==> inputs of nickel <==
==> flow/design.v <==
module modQ(clock, rst, start, inp, done, b_mod_out);
parameter n = 25;
input clock;
input rst;
input start;
input [n-1:0] inp;               
output reg done;
output reg [11:0] b_mod_out;
localparam [n-1:0] Q = 25'd3329;
reg busy;
reg [n-1:0] b;
wire [n-1:0] inp_capture = inp[n-1] == 1'b0 ? inp : ~inp + 1'b1;
reg  [4:0] r_shift;
reg  [9:0] temp_val;
always @(*)
begin
    if(inp_capture <= 25'd6912)
        begin r_shift = 5'd12; temp_val = 10'd2; end
    else if(inp_capture < 25'd51067)
        begin r_shift = 5'd13; temp_val = 10'd3; end
    else if(inp_capture < 25'd1025410)
        begin r_shift = 5'd14; temp_val = 10'd5; end
    else if(inp_capture < 25'd7575243)
        begin r_shift = 5'd15; temp_val = 10'd10; end
    else
        begin r_shift = 5'd19; temp_val = 10'd158; end
end
wire [n-1:0] s_val = (inp_capture >> r_shift) * temp_val;
wire [n-1:0] sQ    = s_val * Q;
wire [n-1:0] b_val = inp[n-1] == 1'b1 ? inp + sQ : inp - sQ;
always @(posedge clock)
begin
    if(rst)
        begin
        busy <= 1'b0;
        done <= 1'b0;
        end
    else
        begin
        done <= 1'b0;
        if(start)
            begin
            b <= b_val;
            busy <= 1'b1;
            end
        else if(busy)
            begin
            if(b[n-1])
                b <= b + Q;
            else if(b >= Q)
                b <= b - Q;
            else
                begin
                b_mod_out <= b[11:0];
                busy <= 1'b0;
                done <= 1'b1;
                end
            end
        end
end
endmodule
module jmod(clock, rst, start, j, t, jmod_out, ack);
parameter n = 4;
input clock;
input rst;
input start;
input [n:0] j;
input [n:0] t;
output reg [n:0] jmod_out;
output reg ack;
reg busy;
reg [n:0] w3;    
always @(posedge clock)
begin
    if(rst)
        begin
        busy <= 1'b0;
        ack <= 1'b0;
        end
    else
        begin
        ack <= 1'b0;
        if(start)
            begin
            w3 <= j - t;
            busy <= 1'b1;
            end
        else if(busy)
            begin
            if(w3[n])
                begin
                jmod_out <= w3 + t;
                busy <= 1'b0;
                ack <= 1'b1;
                end
            else
                w3 <= w3 - t;
            end
        end
end
endmodule
module index_GEN(j, t, i, jmod, tprev, index1, index2);
input [4:0] j;
input [4:0] t;
input [4:0] i;
input [4:0] jmod;
input [4:0] tprev;
output [4:0] index1;
output [4:0] index2;
wire [4:0] w1 = t - j;
wire w5 = w1[3] | ~(|w1);
wire w8 = |(i - 5'd2);
wire [4:0] w10 = w8 ? (jmod + tprev) : (j * 2);
assign index1 = w5 ? w10 : j;
assign index2 = index1 + t;
endmodule
module TW_gen(clock, rst, start, j, i, N, tw_ack, TW_out);
input clock;
input rst;
input start;
input [4:0] j;
input [4:0] i;
input [4:0] N;
output tw_ack;
output [11:0] TW_out;
wire [4:0] sel;
wire sel_ack;
wire [4:0] w1 = j << i;
wire [4:0] w2 = N >> i;
jmod REDC(clock, rst, start, w1, w2, sel, sel_ack);
reg g_busy;
reg g_done;
reg [4:0] count;
reg [15:0] G;
always @(posedge clock)
begin
    if(rst)
        begin
        g_busy <= 1'b0;
        g_done <= 1'b0;
        end
    else
        begin
        g_done <= 1'b0;
        if(sel_ack)
            begin
            G <= 16'd1;
            count <= sel;
            g_busy <= 1'b1;
            end
        else if(g_busy)
            begin
            if(count == 5'd0)
                begin
                g_busy <= 1'b0;
                g_done <= 1'b1;
                end
            else
                begin
                G <= (G << 5) + (G << 3);    
                count <= count - 1'b1;
                end
            end
        end
end
modQ MOD1(clock, rst, g_done, {9'b0, G}, tw_ack, TW_out);
endmodule
module BUFunit(clock, rst, start, u_inp, v_inp, tw_inp, x1_out, x2_out, ack);
parameter n = 25;
input clock;
input rst;
input start;
input [11:0] u_inp;
input [11:0] v_inp;
input [11:0] tw_inp;
output [11:0] x1_out;
output [11:0] x2_out;
output ack;
reg [n-1:0] w1, w3;
reg go;
reg busy, have1, have2;
wire d1, d2;
wire [n-1:0] w2 = {13'b0, u_inp} - {13'b0, v_inp};
always @(posedge clock)
begin
    if(start)
        begin
        w1 <= {13'b0, u_inp} + {13'b0, v_inp};
        w3 <= w2 * {13'b0, tw_inp};
        end
end
modQ MOD1(clock, rst, go, w1, d1, x1_out);
modQ MOD2(clock, rst, go, w3, d2, x2_out);
assign ack = busy & (have1 | d1) & (have2 | d2);
always @(posedge clock)
begin
    if(rst)
        begin
        go <= 1'b0;
        busy <= 1'b0;
        have1 <= 1'b0;
        have2 <= 1'b0;
        end
    else
        begin
        go <= start;
        if(go)
            begin
            busy <= 1'b1;
            have1 <= 1'b0;
            have2 <= 1'b0;
            end
        else if(ack)
            busy <= 1'b0;
        else
            begin
            if(d1) have1 <= 1'b1;
            if(d2) have2 <= 1'b1;
            end
        end
end
endmodule
module dualPortMemory(clock, load, load_data, rd_en, wr_en, addr1, addr2,
                      data_in1, data_in2, data_out1, data_out2, mem_flat);
input clock;
input load;
input [95:0] load_data;
input rd_en;
input wr_en;
input [2:0] addr1;
input [2:0] addr2;
input [11:0] data_in1;
input [11:0] data_in2;
output reg [11:0] data_out1;
output reg [11:0] data_out2;
output [95:0] mem_flat;
reg [11:0] NTT_RAM [0:7];
genvar g;
generate
    for(g = 0; g < 8; g = g + 1)
    begin : flat
        assign mem_flat[12*g +: 12] = NTT_RAM[g];
    end
endgenerate
integer k;
always @(posedge clock)
begin
    if(load)
        begin
        for(k = 0; k < 8; k = k + 1)
            NTT_RAM[k] <= load_data[12*k +: 12];
        end
    else if(wr_en)
        begin
        NTT_RAM[addr1] <= data_in1;
        NTT_RAM[addr2] <= data_in2;
        end
    if(rd_en)
        begin
        data_out1 <= NTT_RAM[addr1];
        data_out2 <= NTT_RAM[addr2];
        end
end
endmodule
module NTT_Controller(clock, rst, in_valid, in_ready, out_valid, load,
                      i, j, N, t, tprev, start1, idx_ack, start2, tw_ack,
                      start3, buf_ack, rd_en, wr_en);
parameter n = 5;
input clock;
input rst;
input in_valid;
output in_ready;
output out_valid;
output load;
output reg [n-1:0] i;
output reg [n-1:0] j;
output [n-1:0] N;
output reg [n-1:0] t;
output reg [n-1:0] tprev;
output start1;
input idx_ack;
output start2;
input tw_ack;
output start3;
input buf_ack;
output rd_en;
output wr_en;
localparam S_IDLE  = 4'b0000;
localparam S_STAGE = 4'b1001;
localparam S_BFLY  = 4'b0001;
localparam S_IDX   = 4'b0010;
localparam S_READ  = 4'b0011;
localparam S_TW    = 4'b0100;
localparam S_BUF   = 4'b0101;
localparam S_WRITE = 4'b0110;
localparam S_NEXT  = 4'b1000;
localparam S_DONE  = 4'b1010;
reg [3:0] state;
assign N         = 5'd8;
assign in_ready  = (state == S_IDLE) | (state == S_DONE);
assign out_valid = (state == S_DONE);
assign load      = in_ready & in_valid;
assign start1    = (state == S_BFLY) & (j < 5'd4);
assign rd_en     = (state == S_READ);
assign start2    = (state == S_READ);
assign start3    = (state == S_TW) & tw_ack;
assign wr_en     = (state == S_WRITE);
always @(posedge clock)
begin
    if(rst)
        state <= S_IDLE;
    else
        case(state)
        S_IDLE, S_DONE:
            if(in_valid)
                begin
                i <= 5'd0;
                j <= 5'd0;
                t <= 5'd4;
                tprev <= 5'd0;
                state <= S_STAGE;
                end
            else
                state <= S_IDLE;
        S_STAGE:
            if(i < 5'd3)
                state <= S_BFLY;
            else
                state <= S_DONE;
        S_BFLY:
            if(j < 5'd4)
                state <= S_IDX;
            else
                state <= S_NEXT;
        S_IDX:
            if(idx_ack)
                state <= S_READ;
        S_READ:
            state <= S_TW;
        S_TW:
            if(tw_ack)
                state <= S_BUF;
        S_BUF:
            if(buf_ack)
                state <= S_WRITE;
        S_WRITE:
            begin
            j <= j + 1'b1;
            state <= S_BFLY;
            end
        S_NEXT:
            begin
            tprev <= t;
            t <= t >> 1;
            i <= i + 1'b1;
            j <= 5'd0;
            state <= S_STAGE;
            end
        default:
            state <= S_IDLE;
        endcase
end
endmodule
module NTT_8point(clock, rst, in_valid, in_ready, x_in, out_valid, y_out);
input clock;
input rst;
input in_valid;
output in_ready;
input [95:0] x_in;
output out_valid;
output [95:0] y_out;
wire [4:0] i, j, N, t, tprev;
wire load, start1, start2, start3, rd_en, wr_en;
wire idx_ack, tw_ack, buf_ack;
wire [4:0] jmod_out, index1, index2;
wire [11:0] u_inp, v_inp, TW_out, x1_out, x2_out;
wire [95:0] mem_flat;
NTT_Controller CON1(clock, rst, in_valid, in_ready, out_valid, load,
                    i, j, N, t, tprev, start1, idx_ack, start2, tw_ack,
                    start3, buf_ack, rd_en, wr_en);
jmod JMOD1(clock, rst, start1, j, t, jmod_out, idx_ack);
index_GEN BUFINDEX1(j, t, i, jmod_out, tprev, index1, index2);
dualPortMemory MEM1(clock, load, x_in, rd_en, wr_en, index1[2:0], index2[2:0],
                    x1_out, x2_out, u_inp, v_inp, mem_flat);
TW_gen TWIDDLE1(clock, rst, start2, j, i, N, tw_ack, TW_out);
BUFunit BUF1(clock, rst, start3, u_inp, v_inp, TW_out, x1_out, x2_out, buf_ack);
assign y_out[12*0 +: 12] = mem_flat[12*0 +: 12];
assign y_out[12*1 +: 12] = mem_flat[12*4 +: 12];
assign y_out[12*2 +: 12] = mem_flat[12*2 +: 12];
assign y_out[12*3 +: 12] = mem_flat[12*6 +: 12];
assign y_out[12*4 +: 12] = mem_flat[12*1 +: 12];
assign y_out[12*5 +: 12] = mem_flat[12*5 +: 12];
assign y_out[12*6 +: 12] = mem_flat[12*3 +: 12];
assign y_out[12*7 +: 12] = mem_flat[12*7 +: 12];
endmodule
==> flow/run.sh <==
#!/bin/bash
# the make line also repeats each setting of config.mk as NAME=value (left out here)
make -C /OpenROAD-flow-scripts/flow DESIGN_CONFIG=/design/flow/config.mk WORK_HOME=/design/flow/orfs CLKGATE_MAP_FILE= finish
==> flow/config.mk <==
export PLATFORM = sky130hd
export DESIGN_NAME = NTT_8point
export DESIGN_NICKNAME = NTT_8point
export VERILOG_FILES = /design/flow/design.v
export SDC_FILE = /design/flow/constraint.sdc
export NUM_CORES = 4
export LEC_CHECK = 0
export ABC_AREA = 1
export CAP_MARGIN = 20
export CORE_ASPECT_RATIO = 0.5
export CORE_MARGIN = 2
export CORE_UTILIZATION = 72
export CTS_CLUSTER_DIAMETER = 396
export CTS_CLUSTER_SIZE = 99
export PLACE_DENSITY = 0.39
export SLEW_MARGIN = 20
export TNS_END_PERCENT = 10
==> flow/constraint.sdc <==
create_clock -name core_clock -period 7.39 [get_ports {clock}]
set_input_delay 1.4780 -clock core_clock [delete_from_list [all_inputs] [get_ports {clock}]]
set_output_delay 1.4780 -clock core_clock [all_outputs]
set_load 0.01 [all_outputs]
==> inputs of zinc, as changes to nickel <==
==> flow/config.mk (replaced) <==
export PLATFORM = sky130hd
export DESIGN_NAME = NTT_8point
export DESIGN_NICKNAME = NTT_8point
export VERILOG_FILES = /design/flow/design.v
export SDC_FILE = /design/flow/constraint.sdc
export NUM_CORES = 4
export LEC_CHECK = 0
export ABC_AREA = 1
export CAP_MARGIN = 20
export CORE_MARGIN = 2
export CORE_UTILIZATION = 57
export SLEW_MARGIN = 20
==> flow/constraint.sdc (replaced) <==
create_clock -name core_clock -period 9.18 [get_ports {clock}]
set_input_delay 1.8360 -clock core_clock [delete_from_list [all_inputs] [get_ports {clock}]]
set_output_delay 1.8360 -clock core_clock [all_outputs]
set_load 0.01 [all_outputs]
==> notes <==
nickel aborted during global routing (5_1_grt). zinc reached the layout checks and failed them: setup timing.
In area after synthesis, zinc and nickel do not differ.
Die area: zinc is larger than nickel (26%).
Synthesized cell count is the same in zinc and nickel.
